==> inputs of v30 <==
==> flow/design.v <==
module Cfu (
    input               cmd_valid,
    output              cmd_ready,
    input      [9:0]    cmd_payload_function_id,
    input      [31:0]   cmd_payload_inputs_0,
    input      [31:0]   cmd_payload_inputs_1,
    output reg          rsp_valid,
    input               rsp_ready,
    output reg [31:0]   rsp_payload_outputs_0,
    input               reset,
    input               clk
);
    wire signed [15:0] prod_0, prod_1, prod_2, prod_3;
    assign prod_0 = ($signed(cmd_payload_inputs_0[7:0])) * $signed(cmd_payload_inputs_1[7:0]);
    assign prod_1 = ($signed(cmd_payload_inputs_0[15:8])) * $signed(cmd_payload_inputs_1[15:8]);
    assign prod_2 = ($signed(cmd_payload_inputs_0[23:16])) * $signed(cmd_payload_inputs_1[23:16]);
    assign prod_3 = ($signed(cmd_payload_inputs_0[31:24])) * $signed(cmd_payload_inputs_1[31:24]);
    wire signed [31:0] sum_prods;
    assign sum_prods = prod_0 + prod_1 + prod_2 + prod_3;
    assign cmd_ready = ~rsp_valid;   
    always @(posedge clk) begin
        if (reset) begin
            rsp_payload_outputs_0 <= 32'b0;
            rsp_valid <= 1'b0;
        end else if (rsp_valid) begin
                rsp_valid <= ~rsp_ready;
            end else if (cmd_valid) begin
                    rsp_valid <= 1'b1;
                    rsp_payload_outputs_0 <= |cmd_payload_function_id[9:3]
                        ? 32'b0
                        : rsp_payload_outputs_0 + sum_prods;
                end
            end
endmodule
==> flow/run.sh <==
#!/bin/bash
# the make line also repeats each setting of config.mk as NAME=value (left out here)
make -C /OpenROAD-flow-scripts/flow DESIGN_CONFIG=/design/flow/config.mk WORK_HOME=/design/flow/orfs CLKGATE_MAP_FILE= finish
==> flow/config.mk <==
export PLATFORM = sky130hd
export DESIGN_NAME = Cfu
export DESIGN_NICKNAME = Cfu
export VERILOG_FILES = /design/flow/design.v
export SDC_FILE = /design/flow/constraint.sdc
export NUM_CORES = 4
export LEC_CHECK = 0
export ABC_AREA = 1
export CAP_MARGIN = 20
export CORE_MARGIN = 4
export CORE_UTILIZATION = 40
export CTS_CLUSTER_DIAMETER = 345
export CTS_CLUSTER_SIZE = 84
export GPL_ROUTABILITY_DRIVEN = 1
export MIN_ROUTING_LAYER = met1
export PLACE_DENSITY_LB_ADDON = 0.04
export SLEW_MARGIN = 0
==> flow/constraint.sdc <==
create_clock -name core_clock -period 14.3 [get_ports {clk}]
set_input_delay 2.8600 -clock core_clock [delete_from_list [all_inputs] [get_ports {clk}]]
set_output_delay 2.8600 -clock core_clock [all_outputs]
set_load 0.01 [all_outputs]
==> v18 (differences from v30) <==
==> flow/config.mk (replaced) <==
export PLATFORM = sky130hd
export DESIGN_NAME = Cfu
export DESIGN_NICKNAME = Cfu
export VERILOG_FILES = /design/flow/design.v
export SDC_FILE = /design/flow/constraint.sdc
export NUM_CORES = 4
export LEC_CHECK = 0
export CAP_MARGIN = 20
export CORE_MARGIN = 2
export CORE_UTILIZATION = 66
export CTS_CLUSTER_DIAMETER = 27
export SLEW_MARGIN = 20
==> flow/constraint.sdc (replaced) <==
create_clock -name core_clock -period 9.96 [get_ports {clk}]
set_input_delay 1.9920 -clock core_clock [delete_from_list [all_inputs] [get_ports {clk}]]
set_output_delay 1.9920 -clock core_clock [all_outputs]
set_load 0.01 [all_outputs]
==> metrics.csv <==
stage;metric;value;unit
outcome;status;no timing/DRC/antenna violations;
placement;DP Area;16360;um2
synthesis;Post-Synthesis Cells;1959;
worst_setup_path;critical path fanouts, max;16;
finish;non-filler cells, final;2472;
clock_tree;post-CTS setup buffer count;0;
routing;routed vias;11500;
worst_setup_path;CP startpoint;cmd_payload_inputs_0[31];
The numbers above come from v30.

==> metrics.csv <==
stage;metric;value;unit
placement;DP Area;16540;um2
final_timing;final setup vio count;8;
final_timing;post-route setup slack;-0.1783;ns
worst_setup_path;critical path fanouts, max;9;
outcome;status;complete, but fails checks;
finish;non-filler cells, final;2092;
outcome;layout check failures;setup timing;
The numbers above come from v18.

